==> flow/design.v <==
module seven_seg(en,in,seg);
input [3:0] in;
input en;
output [7:0] seg;
reg [7:0] seg;
always@(en or in)
begin
 if (!en) seg=8'b11111111;
 else case(in)
 4'd0: seg=8'b11000000;
 4'd1: seg=8'b11111001;
 4'd2: seg=8'b10100100;
 4'd3: seg=8'b10110000;
 4'd4: seg=8'b10011001;
 4'd5: seg=8'b10010010;
 4'd6: seg=8'b10000010;
 4'd7: seg=8'b11011000;
 4'd8: seg=8'b10000000;
 4'd9: seg=8'b10010000;
 default: seg=8'b11111111;
 endcase
 end
 endmodule 
module seven_seg_dot (en,in,seg);
input [3:0] in;
input en;
output [7:0] seg;
reg [7:0] seg;
always@(en or in)
begin
 if (!en) seg=8'b11111111;
 else case(in)
 4'd0: seg=8'b01000000;
 4'd1: seg=8'b01111001;
 4'd2: seg=8'b00100100;
 4'd3: seg=8'b00110000;
 4'd4: seg=8'b00011001;
 4'd5: seg=8'b00010010;
 4'd6: seg=8'b00000010;
 4'd7: seg=8'b01011000;
 4'd8: seg=8'b00000000;
 4'd9: seg=8'b00010000;
 default: seg=8'b11111111;
 endcase
 end
 endmodule 
module bcd_8421 (clk, rst, data, unit, ten, hun, thou, ten_thou, hun_thou);
input clk, rst;
input [19:0] data;
output [3:0] unit, ten, hun, thou, ten_thou, hun_thou;
reg [5:0]  cnt_shift;
reg [43:0] data_shift;  
reg        shift_sig;
reg [3:0]  unit, ten, hun, thou, ten_thou, hun_thou;
always@(posedge clk or posedge rst)
if (rst)
cnt_shift <= 5'd0;
else if (cnt_shift == 5'd21 && shift_sig == 1'b0)
cnt_shift <= 5'd0;
else if (shift_sig == 1'b0)
cnt_shift <= cnt_shift +1'b1;
else 
cnt_shift <= cnt_shift;
always@(posedge clk or posedge rst)
if (rst)
data_shift <= 44'b0;
else if (cnt_shift == 5'd0 && shift_sig == 1'b0)
data_shift <= {24'd0, data};
else if ((cnt_shift <= 5'd20) && (shift_sig == 1'b1))
begin
data_shift[23:20] <= (data_shift[23:20] > 4'b0100)?(data_shift[23:20] + 4'b0011):(data_shift[23:20]);
data_shift[27:24] <= (data_shift[27:24] > 4'b0100)?(data_shift[27:24] + 4'b0011):(data_shift[27:24]);
data_shift[31:28] <= (data_shift[31:28] > 4'b0100)?(data_shift[31:28] + 4'b0011):(data_shift[31:28]);
data_shift[35:32] <= (data_shift[35:32] > 4'b0100)?(data_shift[35:32] + 4'b0011):(data_shift[35:32]);
data_shift[39:36] <= (data_shift[39:36] > 4'b0100)?(data_shift[39:36] + 4'b0011):(data_shift[39:36]);
data_shift[43:40] <= (data_shift[43:40] > 4'b0100)?(data_shift[43:40] + 4'b0011):(data_shift[43:40]);
end
else if ((cnt_shift <= 5'd20) && (shift_sig == 1'b0))
data_shift <= data_shift << 1;
else 
data_shift <= data_shift;
always@(posedge clk or posedge rst)
if(rst == 1'b1)
shift_sig <= 1'b1;
else 
shift_sig <= ~shift_sig;
always@(posedge clk or posedge rst)
if(rst)
begin
unit <= 4'd0;
ten  <= 4'd0;
hun  <= 4'd0;
thou <= 4'd0;
ten_thou <= 4'd0;
hun_thou <= 4'd0;
end
else if (cnt_shift == 5'd21)
begin
 unit  <= data_shift[23:20];
 ten   <= data_shift[27:24];
 hun   <= data_shift[31:28];
 thou  <= data_shift[35:32];
 ten_thou <= data_shift[39:36];
 hun_thou <= data_shift[43:40];
 end
 endmodule
module adc_3008(clk, rst, cs, mosi, sck, miso, start, seg0, seg1, seg2, seg3, seg4, seg5); 
input clk, rst;
input miso;
input start;
output reg cs;
output reg mosi, sck;
output [7:0] seg0, seg1, seg2, seg3, seg4, seg5;
reg [2:0] state;     
reg [7:0] cnt_clk;   
reg [4:0] cnt_sck;   
reg [3:0] cnt_bit;   
reg [2:0] cnt_byte; 
reg rd_sig;          
reg [10:0] data_reg; 
reg [9:0] data_out;  
reg send_data_sig;   
reg [31:0] cnt;      
reg start_sig;       
wire [3:0] unit;
wire [3:0] ten; 
wire [3:0] hun; 
wire [3:0] thou; 
wire [3:0] ten_thou;
wire [3:0] hun_thou;
wire [19:0] data_bcd;
wire [19:0] data_bcd_vol;
assign data_bcd = {10'b0, data_out};
assign data_bcd_vol = (data_bcd*20'd479)/20'd1023;
parameter [2:0] INTIAL = 3'd0,
                WAIT_START = 3'd1,
                WRITE = 3'd2,
		READ = 3'd3,
		WAIT_END = 3'd4,
		END = 3'd5;
parameter WR_IN = 11'b000001_10010;
parameter cnt_clk_max = 8'd219;
parameter cnt_max = 32'd1_999;
always@(posedge clk or posedge rst)
if (rst)
cnt <= 32'd0;
else if (cnt == cnt_max)
cnt <= 32'd0;
else if (start == 1'b1)
cnt <= cnt + 1'b1;
always@(posedge clk or posedge rst)
if (rst)
start_sig <= 1'b0;
else if (start == 1'b1 && cnt == cnt_max)  
start_sig <= 1'b1;
else 
start_sig <= 1'b0;
always@(posedge clk or posedge rst)
if (rst)
state <= INTIAL;
else 
case(state)
INTIAL: if (start_sig == 1'b1)
        state <= WAIT_START;
		  else 
		  state <= INTIAL;
WAIT_START: if (cnt_byte == 3'd0 && cnt_clk == cnt_clk_max)
            state <= WRITE;
            else 
            state <= WAIT_START;			
WRITE: if (cnt_byte == 3'd1 && cnt_clk == cnt_clk_max)
       state <= READ;
	   else 
	   state <= WRITE;
READ: if (cnt_byte == 3'd2 && cnt_clk == cnt_clk_max)
      state <= WAIT_END;
      else 
      state <= READ;	  
WAIT_END: if (cnt_byte == 3'd3 && cnt_clk == cnt_clk_max)
          state <= END;
		    else 
		    state <= WAIT_END;
END: if (cnt_byte == 3'd4 && cnt_clk == cnt_clk_max)
     state <= INTIAL;
     else 
     state <= END;
default: state <= INTIAL;
endcase
always@(posedge clk or posedge rst)
if (rst)
cnt_clk <= 8'd0;
else if (state == INTIAL)
cnt_clk <= 8'd0;
else if (cnt_clk == cnt_clk_max) 
cnt_clk <= 8'd0;
else if (state != INTIAL)
cnt_clk <= cnt_clk + 1'b1;
always@(posedge clk or posedge rst)
if (rst)
cnt_byte <= 3'd0;
else if (cnt_byte == 3'd4 && cnt_clk == cnt_clk_max)
cnt_byte <= 3'd0;
else if (cnt_clk == cnt_clk_max)
cnt_byte <= cnt_byte + 1'b1;
always@(posedge clk or posedge rst)
if (rst)
cnt_sck <= 5'd0;
else if (state == WRITE && cnt_byte == 3'd1 && cnt_sck == 5'd19)
cnt_sck <= 5'd0;
else if (state ==READ && cnt_byte == 3'd2 && cnt_sck == 5'd19)
cnt_sck <= 5'd0;
else if (state == WRITE && cnt_byte == 3'd1)
cnt_sck <= cnt_sck + 1'b1;
else if (state ==READ && cnt_byte == 3'd2)
cnt_sck <= cnt_sck + 1'b1;
else 
cnt_sck <= 1'b0;
always@(posedge clk or posedge rst)
if (rst)
sck <= 1'b0;
else if (cnt_sck == 5'd0 && cnt_byte == 3'd3)
sck <= 1'b0;
else if (cnt_sck == 5'd0 && cnt_byte == 3'd1 && cnt_bit >= 4'd5)
sck <= 1'b0;
else if (cnt_sck == 5'd10 && cnt_byte == 3'd1 && cnt_bit >= 4'd5)
sck <= 1'b1;
else if (cnt_sck == 5'd0 && cnt_byte == 3'd2)
sck <= 1'b0;
else if (cnt_sck == 5'd10 && cnt_byte == 3'd2)
sck <= 1'b1;
else 
sck <= sck;
always@(posedge clk or posedge rst)
if (rst)
cnt_bit <= 4'd0;
else if (cnt_bit == 4'd10 && cnt_sck == 5'd10)
cnt_bit <= 4'd0;
else if (cnt_sck == 5'd10)
cnt_bit <= cnt_bit + 1'b1;
always@(posedge clk or posedge rst)
if (rst)
cs <= 1'b1;
else if (start_sig == 1'b1)
cs <= 1'b0;
else if (cnt_byte == 3'd3 && cnt_clk == cnt_clk_max && state == WAIT_END)
cs <= 1'b1;
always@(posedge clk or posedge rst)
if (rst)
mosi <= 1'b0;
else if (state == WRITE && cnt_byte == 4'd1 && cnt_sck == 5'd0)
mosi <= WR_IN[10-cnt_bit];
else if (state != WRITE)
mosi <= 1'b0;
always@(posedge clk or posedge rst)
if (rst)
rd_sig <= 1'b0;
else if (state == READ && cnt_byte == 4'd2 && cnt_sck == 5'd9)
rd_sig <= 1'b1;
else 
rd_sig <= 1'b0;
always@(posedge clk or posedge rst)
if (rst)
data_reg <= 11'd0;
else if (rd_sig == 1'b1)
data_reg <= {data_reg[9:0], miso};
always@(posedge clk or posedge rst)
if (rst)
send_data_sig <= 1'b0;
else if (cnt_byte == 4'd2 && cnt_clk == cnt_clk_max)
send_data_sig <= 1'b1;
else 
send_data_sig <= 1'b0;
always@(posedge clk or posedge rst)
if (rst)
data_out <= 10'd0;
else if (send_data_sig == 1'b1)
data_out <= data_reg[9:0];
else 
data_out <= data_out;
bcd_8421 bcd_8421_inst(
.clk(clk), 
.rst(rst), 
.data(data_bcd_vol), 
.unit(unit), 
.ten(ten), 
.hun(hun), 
.thou(thou), 
.ten_thou(ten_thou), 
.hun_thou(hun_thou)
);
seven_seg s0(
.en(1'b1),
.in(unit), 
.seg(seg0));
seven_seg s1(
.en(1'b1),
.in(ten), 
.seg(seg1));
seven_seg_dot s2(
.en(1'b1),
.in(hun), 
.seg(seg2));
seven_seg s3(
.en(1'b1),
.in(thou), 
.seg(seg3));
seven_seg s4(
.en(1'b1),
.in(ten_thou), 
.seg(seg4));
seven_seg s5(
.en(1'b1),
.in(hun_thou), 
.seg(seg5));
endmodule
clock: 9.4 ns
lec_check: 0
cap_margin: 20
core_margin: 2
core_utilization: 67
cts_cluster_diameter: 355
cts_cluster_size: 15
setup_slack_margin: -0.95
slew_margin: 20
run.sh (not shown) runs the stock make flow with config.mk's settings and CLKGATE_MAP_FILE=.
The starting point finished but failed the layout checks on negative setup slack.
Then changed:
- CORE_UTILIZATION: 67 -> 40
- CTS_CLUSTER_DIAMETER: 355 -> unset
- CTS_CLUSTER_SIZE: 15 -> unset
- SETUP_SLACK_MARGIN: -0.95 -> unset
- clock period: 9.4 -> 20.0 ns (I/O delays scaled with it)
=>
- The changed run finished clean
- first-iteration DRC count drops by a quarter to a third
- count of clock-buffer cells in the layout rose by 1
- clock skew climbs by 0.0078 ns
Then changed:
- ABC_AREA: unset -> 1
- CORE_ASPECT_RATIO: unset -> 0.5
- CORE_UTILIZATION: 40 -> 55
- CTS_CLUSTER_DIAMETER: unset -> 295
- CTS_CLUSTER_SIZE: unset -> 93
- HOLD_SLACK_MARGIN: unset -> -0.1
- TNS_END_PERCENT: unset -> 15
After rerunning: Power falls by 2.9%. Worst setup slack improved by 1.9 ns. Clock power came out lower by 7.6%. Via count goes up by 3.3%. Flip-flop count does not change. Critical path depth climbs by 25.
Then changed:
- CORE_ASPECT_RATIO: 0.5 -> 0.51
- CORE_UTILIZATION: 55 -> 31
- CTS_CLUSTER_DIAMETER: 295 -> 223
- CTS_CLUSTER_SIZE: 93 -> 95
- HOLD_SLACK_MARGIN: -0.1 -> unset
- TNS_END_PERCENT: 15 -> 25
The changed run finished with timing, DRC and antenna clean; worst hold slack barely changes; first-iteration DRC count went down by about a fifth; sequential share of layout area fell by 0.61 points; total power climbs by a few percent; fmax is higher slightly; worst setup slack gets better by 0.071 ns; count of clock-buffer cells in the layout rises by 7.
Power and IR drop assume default switching activity.
